Setup of quartz:
// testSlave
module testSlave(input clk, input reset,
    input  S_AXI_RREADY,
    output S_AXI_RVALID,
    output[5:0] S_AXI_RID,
    output[31:0] S_AXI_RDATA,
    output[1:0] S_AXI_RRESP,
    output S_AXI_RLAST,
    output S_AXI_ARREADY,
    input  S_AXI_ARVALID,
    input [5:0] S_AXI_ARID,
    input [5:0] S_AXI_ARADDR,
    input [7:0] S_AXI_ARLEN,
    input [2:0] S_AXI_ARSIZE,
    input [1:0] S_AXI_ARBURST,
    output S_AXI_WREADY,
    input  S_AXI_WVALID,
    input [31:0] S_AXI_WDATA,
    input [3:0] S_AXI_WSTRB,
    input  S_AXI_WLAST,
    output S_AXI_AWREADY,
    input  S_AXI_AWVALID,
    input [5:0] S_AXI_AWID,
    input [5:0] S_AXI_AWADDR,
    input [7:0] S_AXI_AWLEN,
    input [2:0] S_AXI_AWSIZE,
    input [1:0] S_AXI_AWBURST,
    input  S_AXI_BREADY,
    output S_AXI_BVALID,
    output[5:0] S_AXI_BID,
    output[1:0] S_AXI_BRESP
);
For scale: ~2000 cells after synthesis, ~600 flip-flops, ~150 I/O pins.
export LEC_CHECK = 0
export CAP_MARGIN = 15
export CELL_PAD_IN_SITES_DETAIL_PLACEMENT = 0
export CORE_ASPECT_RATIO = 1.31
export CORE_MARGIN = 2
export CORE_UTILIZATION = 68
export CTS_CLUSTER_DIAMETER = 64
export CTS_CLUSTER_SIZE = 27
export MAX_ROUTING_LAYER = met4
export SLEW_MARGIN = 35
export TNS_END_PERCENT = 40
create_clock -name core_clock -period 2.06 [get_ports {clk}]
run.sh (not shown) runs the stock make flow with config.mk's settings and CLKGATE_MAP_FILE=.
quartz finished all stages; layout check result: FAIL, due to negative setup slack.
Modified inputs, tundra compared to quartz
Settings: PLACE_DENSITY: unset -> 0.6; CELL_PAD_IN_SITES_DETAIL_PLACEMENT: 0 -> unset; CTS_CLUSTER_SIZE: 27 -> unset; SLEW_MARGIN: 35 -> 20; MAX_ROUTING_LAYER: met4 -> unset; CORE_ASPECT_RATIO: 1.31 -> unset; CORE_UTILIZATION: 68 -> 40; CAP_MARGIN: 15 -> 20; CTS_CLUSTER_DIAMETER: 64 -> unset; TNS_END_PERCENT: 40 -> unset; the clock period (ns, I/O delays scaled along): 2.06 -> 3.01.
### Flow results
- tundra went all the way through the flow, and no timing, DRC or antenna check failed.
- Summary of tundra over quartz: post-route total power fell about 30%, wire length lower, proportion of cell area spent on the clock network now larger.
The inputs of umber differ from those of tundra as listed below.
Settings: removing PLACE_DENSITY (formerly 0.6); changing CORE_UTILIZATION from 40 to 58; changing the clock period (ns, I/O delays scaled along) from 3.01 to 1.98.
- Final checks on umber, whose flow otherwise completed, came back failing, citing negative setup slack.
- From tundra to umber the numbers moved as follows: number of failing setup endpoints in the final timing report climbed 980, global-route track usage on met2 picked up an extra 14 points.
- In umber, sequential cell area share is lower than in tundra.
- Relative to tundra, the combinational-cell power consumption of umber is higher by 110%.
- Per the comparison of umber with tundra, non-clock buffer count higher, number of gates on the worst path with buffers counted higher, clock skew roughly the same.
Setup changes, umber to raven
Settings: an added SETUP_SLACK_MARGIN of 0.4; a change of CORE_UTILIZATION from 58 to 65; a change of the clock period (ns, I/O delays scaled along) from 1.98 to 2.39.
[summary]
raven reached the end of the flow, and the finished layout is clean on the timing, DRC and antenna checks. raven: number of setup buffers added after CTS higher than umber. | part of the cycle the worst path needs | raven vs umber | 23 points lower |. Relative to umber, post-cts gate resize count has decreased by 24 in raven. ~same logic gate share of total power in raven and umber. Register-to-register slack: raven and umber compared, lower one is umber. raven — die boundary width 5.4% lower, umber as reference. Against umber, raven comes in 0.33% lower on area of all placed cells without fillers.

* * *

## build 2
testSlave again, from the RTL that the note above started with.
## testSlave
module testSlave(input clk, input reset,
    input  S_AXI_RREADY,
    output S_AXI_RVALID,
    output[5:0] S_AXI_RID,
    output[31:0] S_AXI_RDATA,
    output[1:0] S_AXI_RRESP,
    output S_AXI_RLAST,
    output S_AXI_ARREADY,
    input  S_AXI_ARVALID,
    input [5:0] S_AXI_ARID,
    input [5:0] S_AXI_ARADDR,
    input [7:0] S_AXI_ARLEN,
    input [2:0] S_AXI_ARSIZE,
    input [1:0] S_AXI_ARBURST,
    output S_AXI_WREADY,
    input  S_AXI_WVALID,
    input [31:0] S_AXI_WDATA,
    input [3:0] S_AXI_WSTRB,
    input  S_AXI_WLAST,
    output S_AXI_AWREADY,
    input  S_AXI_AWVALID,
    input [5:0] S_AXI_AWID,
    input [5:0] S_AXI_AWADDR,
    input [7:0] S_AXI_AWLEN,
    input [2:0] S_AXI_AWSIZE,
    input [1:0] S_AXI_AWBURST,
    input  S_AXI_BREADY,
    output S_AXI_BVALID,
    output[5:0] S_AXI_BID,
    output[1:0] S_AXI_BRESP
);
export LEC_CHECK = 0
export ABC_AREA = 1
export CAP_MARGIN = 40
export CELL_PAD_IN_SITES_DETAIL_PLACEMENT = 1
export CELL_PAD_IN_SITES_GLOBAL_PLACEMENT = 0
export CORE_ASPECT_RATIO = 1.41
export CORE_MARGIN = 7
export CORE_UTILIZATION = 26
export CTS_CLUSTER_DIAMETER = 64
export CTS_CLUSTER_SIZE = 77
export GPL_ROUTABILITY_DRIVEN = 0
export GPL_TIMING_DRIVEN = 0
export HOLD_SLACK_MARGIN = 0.02
export MAX_ROUTING_LAYER = met5
export PLACE_DENSITY = 0.44
export SETUP_SLACK_MARGIN = -0.1
export SLEW_MARGIN = 40
export TNS_END_PERCENT = 40
create_clock -name core_clock -period 2.54 [get_ports {clk}]
Build 2 -> stages 100% | layout checks FAIL | setup timing
diff inputs: build 2 => build 81
- SETUP_SLACK_MARGIN: -0.1 -> unset
- GPL_ROUTABILITY_DRIVEN: 0 -> unset
- CELL_PAD_IN_SITES_DETAIL_PLACEMENT: 1 -> unset
- PLACE_DENSITY: 0.44 -> 0.6
- TNS_END_PERCENT: 40 -> unset
- CAP_MARGIN: 40 -> 20
- CORE_MARGIN: 7 -> 2
- CORE_ASPECT_RATIO: 1.41 -> unset
- CTS_CLUSTER_DIAMETER: 64 -> unset
- CELL_PAD_IN_SITES_GLOBAL_PLACEMENT: 0 -> unset
- HOLD_SLACK_MARGIN: 0.02 -> unset
- CTS_CLUSTER_SIZE: 77 -> unset
- GPL_TIMING_DRIVEN: 0 -> unset
- SLEW_MARGIN: 40 -> 20
- CORE_UTILIZATION: 26 -> 48
- ABC_AREA: 1 -> unset
- MAX_ROUTING_LAYER: met5 -> unset
- the clock period (ns, I/O delays scaled along): 2.54 -> 3.01
Notes after the runs:
Build 81 reached the final stage; the timing, DRC and antenna checks on its layout passed.
Re number of vias after detailed routing: build 2 and build 81 aren't equal, and the higher value belongs to build 2.
Of build 81 and build 2, it is build 81 that has the lower area of the core.
In the tables for build 2 and build 81, slew at the pin with the worst max-slew slack reads higher with build 2.
In build 81, the share of power burned in combinational logic came out 7.3 points below the value in build 2.
When build 81 is set beside build 2, its final standard cell count with taps included and fillers excluded turns out to be 1222 smaller.
Lower clock group share of total power was reported by build 2, not build 81.
Compared build 2 against build 81; clock power within noise.
For the area of the die, build 81 came in about 50% lower than build 2 did.
What build 64 does differently from build 81 at the input level:
- an added CTS_CLUSTER_DIAMETER of 275
- an added ABC_AREA of 1
- a change of CORE_UTILIZATION from 48 to 70
- a change of the clock period (ns, I/O delays scaled along) from 3.01 to 2.41
## What came out
- Lower total power was reported by build 81, not build 64.
- Delta(number of antenna diodes, build 64 - build 81) < 0
- Build 64 ended up with a lower standard cell core area than build 81 did.
- On build 64: wire length is 5400 µm higher than what build 81 gave.
- Wire length on met3 grows by more than half when moving from build 81 to build 64.
- Against build 81 as the reference, build 64 delivers a higher met2 wirelength from detailed routing.
- Summary: with build 81 as the reference, summed standard-cell area reported by yosys in build 64 moved down slightly.
Edits applied to the flow inputs when going from build 64 to build 10:
- CORE_UTILIZATION: 70 -> 72
- CTS_CLUSTER_DIAMETER: 275 -> 394
- ABC_AREA: 1 -> unset
- the clock period (ns, I/O delays scaled along): 2.41 -> 2.05
[summary]
- No crash in build 10: every stage finished, but the layout fails its final checks due to setup timing.
- Build 64 has completed all stages; timing, DRC and antenna checks passed.
- Last element of the critical path: axi_rdata[3] -> build 10, bram_15[20] -> build 64
- Comparing build 64 and build 10, total non-filler cell area in the finished layout is higher on build 10.
- Build 10 vs build 64 on share of synthesized area occupied by flip-flops and latches: build 10 is the lower one.
- Going from build 64 to build 10, count of plain and timing-repair buffers in the layout grew by more than 100%.
- Build 10 vs build 64: switching power up by more than a quarter
- Compared with build 64, in build 10 power density over cell area shows an increase of 10%, via count of the first global-routing pass shows an increase of about 5%.
- Power in the clock group: build 64 and build 10 compared, lower one is build 64
- Compared with build 64, in build 10 wire length has increased; maximum fanout count along the critical path has decreased; via count has increased.
Input-level comparison between build 24 and build 10:
- a change of CORE_UTILIZATION from 72 to 58
- a deleted CTS_CLUSTER_DIAMETER that had been 394
- an added SETUP_SLACK_MARGIN of 0.6
- a deleted PLACE_DENSITY that had been 0.6
- a change of the clock period (ns, I/O delays scaled along) from 2.05 to 3.32
[summary]
- Build 24 finished all stages; the layout is clean.
- Build 10 ran in full, but the layout does not pass; the checks complain about setup timing.
- Summary: with build 10 as the reference, routed wire length in build 24 moved down by more than a quarter.
- Sort build 24 and build 10 by total power after layout, descending, and build 10 comes first.
- Build 24 against build 10: delay of the slowest cell on the worst path shows a reduction of 0.26 ns; critical path required time shows an increase of 1.36 ns; worst hold slack shows an increase of 0.17 ns; achievable clock frequency shows an increase of about 7%.
Modified inputs, build 4 compared to build 24
- changing SETUP_SLACK_MARGIN from 0.6 to -0.16
- changing CORE_UTILIZATION from 58 to 70
- changing the clock period (ns, I/O delays scaled along) from 3.32 to 1.67
## What came out
- Build 4 ran in full, but the layout does not pass; the checks complain about setup timing.
- From build 24 to build 4 the numbers moved as follows: aggregate global-route resource usage shows an increase of 9.4 points; setup slack shows a reduction of 1.60 ns; area growth from synthesis to final layout shows an increase of 12 points; number of diodes added for antenna fixing shows an increase of 5; worst slack at placement shows a reduction of 1.13 ns.
- Build 4 ended up with a higher standard cell area after detailed placement than build 24 did.
Power is estimated from default activity; no workload was simulated.
